==> flow/design.v <==
module top(
  input  logic         clk,
  input  logic         rst_n,
  input  logic [31:0]  a, b, c, d, e,  
  output logic [63:0]  y  
);
logic [63:0] mul1_reg, mul2_reg;    
logic [63:0] mul3_reg;             
logic [63:0] sum1_reg;             
logic [63:0] sum2_reg;             
logic [63:0] final_result_reg;    
always_ff @(posedge clk or negedge rst_n) begin
  if (!rst_n) begin
    mul1_reg <= '0;
    mul2_reg <= '0;
  end else begin
    mul1_reg <= a * b;    
    mul2_reg <= c * d;    
  end
end
always_ff @(posedge clk or negedge rst_n) begin
  if (!rst_n) begin
    mul3_reg <= '0;
  end else begin
    mul3_reg <= mul1_reg[31:0] * e;  
  end
end
always_ff @(posedge clk or negedge rst_n) begin
  if (!rst_n) begin
    sum1_reg <= '0;
  end else begin
    sum1_reg <= mul1_reg + mul2_reg;
  end
end
always_ff @(posedge clk or negedge rst_n) begin
  if (!rst_n) begin
    sum2_reg <= '0;
  end else begin
    sum2_reg <= sum1_reg + mul3_reg;
  end
end
always_ff @(posedge clk or negedge rst_n) begin
  if (!rst_n) begin
    final_result_reg <= '0;
  end else begin
    if (|a)  
      final_result_reg <= sum2_reg + sum1_reg;
    else
      final_result_reg <= sum2_reg - mul2_reg;
  end
end
(* IOB="TRUE" *)
always_ff @(posedge clk or negedge rst_n) begin
  if (!rst_n) begin
    y <= '0;
  end else begin
    y <= final_result_reg;
  end
end
endmodule
export LEC_CHECK = 0
export CAP_MARGIN = 20
export CORE_MARGIN = 2
export CORE_UTILIZATION = 72
export PLACE_DENSITY_LB_ADDON = 0.24
export SLEW_MARGIN = 20
create_clock -name core_clock -period 8.68 [get_ports {clk}]
run.sh (not shown) runs the stock make flow with config.mk's settings and CLKGATE_MAP_FILE=.
The starting point finished with setup timing left.
==> next run, changes <==
Settings changed: CORE_UTILIZATION 72 to 37, PLACE_DENSITY_LB_ADDON 0.24 to unset.
Clock period 8.68 ns to 10.2 ns, I/O delays scaled along.
Outcome:
- This time the run finished with timing, DRC and antenna clean
- worst setup slack improved by 0.88 ns
- count of clock-buffer cells in the layout is higher by 9
- cell area fell by 4.7%
==> next run, changes <==
Settings changed: CORE_UTILIZATION 37 to 72, PLACE_DENSITY_LB_ADDON set to 0.01.
Clock period 10.2 ns to 8.52 ns, I/O delays scaled along.
After rerunning: The new run finished but failed the layout checks on setup timing. Global-route usage goes up by 24 points. Hold slack gets better by 0.048 ns. Via count goes up by about a fifth. Non-clock buffer count goes up by 852. Routed wire length goes up by about a fifth. Design area goes up by a few percent. Setup slack gets worse by 0.63 ns. Clock skew goes down by 0.013 ns.
==> next run, changes <==
Settings changed: CTS_CLUSTER_DIAMETER set to 400, CTS_CLUSTER_SIZE set to 97, PLACE_DENSITY set to 0.41, PLACE_DENSITY_LB_ADDON 0.01 to unset, SETUP_SLACK_MARGIN set to 1.27.
Clock period 8.52 ns to 5.69 ns, I/O delays scaled along.
Result:
- The changed run did not get past global routing with GRT-0232
- synthesized cell count is unchanged
- area after synthesis stays the same
- die size is unchanged
==> next run, changes <==
Settings changed: CORE_UTILIZATION 72 to 45, CTS_CLUSTER_DIAMETER 400 to unset, CTS_CLUSTER_SIZE 97 to unset, PLACE_DENSITY 0.41 to unset, SETUP_SLACK_MARGIN 1.27 to unset.
Clock period 5.69 ns to 11.0 ns, I/O delays scaled along.
Effect: Now the flow finished with timing, DRC and antenna clean; die area rose by 59%; area after synthesis does not change; synthesized cell count does not change.
==> next run, changes <==
Settings changed: CAP_MARGIN 20 to 15, CORE_UTILIZATION 45 to 72.
Clock period 11.0 ns to 7.68 ns, I/O delays scaled along.
The changed run aborted during global routing with ODB-0269.
Synthesized area does not change.
Die area is lower by about 37%.
Synthesized cell count does not change.


## build 67
Starts from the design.v that is shown in full above.
export LEC_CHECK = 0
export CAP_MARGIN = 20
export CORE_MARGIN = 2
export CORE_UTILIZATION = 58
export SETUP_SLACK_MARGIN = 2.07
export SLEW_MARGIN = 20
create_clock -name core_clock -period 8.09 [get_ports {clk}]
[flow] build 67 | stages: complete | final checks: fail | reason: negative setup slack
Edits applied to the flow inputs when going from build 67 to build 86:
Settings: CORE_UTILIZATION now 72, was 58; CTS_CLUSTER_DIAMETER now 332, previously not set; CTS_CLUSTER_SIZE now 98, previously not set; SETUP_SLACK_MARGIN no longer set, was 2.07; the clock period (ns, I/O delays scaled along) now 6.3, was 8.09.
==> comparison <==
Build 86: total of cells resized after clock tree synthesis higher than build 67
Number of cell instances after yosys synthesis: build 86 vs build 67 identical
Against build 67, build 86 comes in 1.9% lower on post-placement cell count.
Nothing crashed in build 67 and all stages finished; the problem is that the final layout failed, the offending checks being negative setup slack.
Build 86 failed in 5_1_grt with GRT-0232.
Build 67 has a higher vertical die dimension than build 86.
Going from build 67 to build 86, x dimension of the die dropped about 10%, placeable core region dropped about 20%, TritonCTS buffer count dropped 45.
| number of H-tree levels | higher: build 67 |
Die size down 19% in build 86 wrt build 67
The multiplexer area fraction after synthesis was comparable across build 67 and build 86.
Input-level comparison between build 44 and build 86:
Settings: CORE_UTILIZATION now 66, was 72; CTS_CLUSTER_SIZE no longer set, was 98; CTS_CLUSTER_DIAMETER no longer set, was 332; the clock period (ns, I/O delays scaled along) now 8.88, was 6.3.
--- outcome ---
Looking at the reports, build 44 completed the entire flow and the layout it produced met the timing, design-rule and antenna checks. Comparing build 86 and build 44, the lower count of cells resized by post-cts repair was measured on build 44. On share of synthesized cell area in and-or and or-and compound cells, build 86 and build 44 are neck and neck. Re number of placed instances with taps included: build 86 and build 44 aren't equal, and the higher value belongs to build 86.
Here is what was changed in the inputs of build 7 compared with build 44.
Settings: CTS_CLUSTER_SIZE newly set to 10; CORE_ASPECT_RATIO newly set to 0.5; CORE_UTILIZATION changed from 66 to 45; the clock period (ns, I/O delays scaled along) changed from 8.88 to 11.0.
==> results <==
- Build 44 has lower die outline area than build 7.
- Build 44 → build 7: final worst hold slack lower, area growth from synthesis to final layout lower, design area lower.
[inputs] build 24 vs build 7
Settings: CORE_ASPECT_RATIO no longer set, was 0.5; CORE_UTILIZATION now 39, was 45; CTS_CLUSTER_SIZE no longer set, was 10; the clock period (ns, I/O delays scaled along) now 16.2, was 11.0.
[summary]
Between build 7 and build 24, the difference in area of all sequential standard cells is negligible. Going from build 7 to build 24, part of the Yosys area used for sequential elements held, count of flip-flops and latches neither gained nor lost much, final-layout clock buffer total fell 13, fraction of area in registers did not really move. Least setup slack across all paths after layout in build 24 is 3.79 ns above build 7. Build 24 — first-pass GRT wire length 14 mm lower, build 7 as reference.


Starts from the design.v that is shown in full above.
make LEC_CHECK=0 ABC_AREA=1 CAP_MARGIN=20 CORE_ASPECT_RATIO=1.29 CORE_MARGIN=2 CORE_UTILIZATION=56 CTS_CLUSTER_DIAMETER=62 GPL_ROUTABILITY_DRIVEN=0 HOLD_SLACK_MARGIN=0.17 MAX_ROUTING_LAYER=met4 PLACE_DENSITY=0.47 SLEW_MARGIN=40 finish   # period 11.0 ns
Next try:
- ABC_AREA: 1 -> default
- CORE_ASPECT_RATIO: 1.29 -> default
- CORE_UTILIZATION: 56 -> 45
- CTS_CLUSTER_DIAMETER: 62 -> default
- GPL_ROUTABILITY_DRIVEN: 0 -> default
- HOLD_SLACK_MARGIN: 0.17 -> default
- MAX_ROUTING_LAYER: met4 -> default
- PLACE_DENSITY: 0.47 -> default
- SLEW_MARGIN: 40 -> 20
- clock period: 11.0 -> 10.2 ns (I/O delays scaled with it)
What happened:
- The new run ran to the end with no violations
- critical path depth came out higher by 1
- die size went up by 14%
- utilization shrinks by 11 points
- routed wire length came out lower by 25%
- worst setup slack gets worse by 820 ps
- cell area drops by 6.1%
Next try:
- CORE_UTILIZATION: 45 -> 20
- clock period: 10.2 -> 16.2 ns (I/O delays scaled with it)
Routed wire length rises by 15%.
Die area rises by 120%.
Global-route usage falls by 12 points.
Setup slack improved by 4100 ps.
Sequential share of layout area falls by 0.15 points.
Final area rises by 1.8%.
Non-clock buffer count falls by 258.
Next try:
- CORE_UTILIZATION: 20 -> 40
- MAX_ROUTING_LAYER: default -> met4
- PLACE_DENSITY: default -> 0.47
- SLEW_MARGIN: 20 -> 40
- clock period: 16.2 -> 11.0 ns (I/O delays scaled with it)
What happened:
- The changed run ran to the end with no violations
- synthesized area is unchanged
- cell area drops by 1.9%


## run 1
Starts from the design.v that is shown in full above.
==> flow/config.mk <==
export PLATFORM = sky130hd
export DESIGN_NAME = top
export DESIGN_NICKNAME = top
export VERILOG_FILES = /design/flow/design.v
export SDC_FILE = /design/flow/constraint.sdc
export NUM_CORES = 4
export LEC_CHECK = 0
export ABC_AREA = 0
export CAP_MARGIN = 20
export CORE_MARGIN = 2
export CORE_UTILIZATION = 66
export CTS_CLUSTER_DIAMETER = 216
export SETUP_SLACK_MARGIN = 2.41
export SLEW_MARGIN = 15
export TNS_END_PERCENT = 30
==> flow/constraint.sdc <==
create_clock -name core_clock -period 14.4 [get_ports {clk}]
set_input_delay 2.8800 -clock core_clock [delete_from_list [all_inputs] [get_ports {clk}]]
set_output_delay 2.8800 -clock core_clock [all_outputs]
set_load 0.01 [all_outputs]
Run 1 completed every stage of the flow, and the final layout passed the timing, design-rule and antenna checks.
Edits applied to the flow inputs when going from run 1 to run 2:
Settings: removing SETUP_SLACK_MARGIN (formerly 2.41); changing CORE_UTILIZATION from 66 to 72; setting PLACE_DENSITY_LB_ADDON to 0.19 for the first time; changing ABC_AREA from 0 to 1; changing CTS_CLUSTER_DIAMETER from 216 to 218; changing the clock period (ns, I/O delays scaled along) from 14.4 to 8.16.
### Flow results
- Higher global-route usage was reported by run 2, not run 1.
- On run 2: post-route worst setup slack is 2.74 ns lower than what run 1 gave.
- Summary — clock skew, run 2 relative to run 1: higher, by 0.035 ns.
- For the pin count of the biggest net entering global routing, run 2 came in 91 higher than run 1 did.
- Compared with run 1, in run 2 simple-gate portion of the synthesized area +2.5 points; width of the die has remained practically unchanged.
- Between run 2 and run 1, the routability congestion estimate from global placement is lower for run 1.
- Run 2 reports a lower data arrival time of the critical path than run 1 does.
- Of run 2 and run 1, it is run 2 that has the higher detailed-placement wirelength estimate.
- When run 2 is set beside run 1, its initial antenna violation count turns out to be 7 larger.
Inputs modified between run 2 and run 3:
Settings: TNS_END_PERCENT changed from 30 to 45; ABC_AREA changed from 1 to 0; CORE_UTILIZATION changed from 72 to 66; CTS_CLUSTER_DIAMETER changed from 218 to 256; PLACE_DENSITY_LB_ADDON removed (was 0.19); the clock period (ns, I/O delays scaled along) changed from 8.16 to 14.4.
## What came out
The highest layer used for signal routing comes out met5 in one run and met4 in the other, namely in run 2 and run 3 respectively. Going from run 2 to run 3, post-layout worst setup margin increased 2.74 ns; XOR/XNOR share of the synthesized area went up.
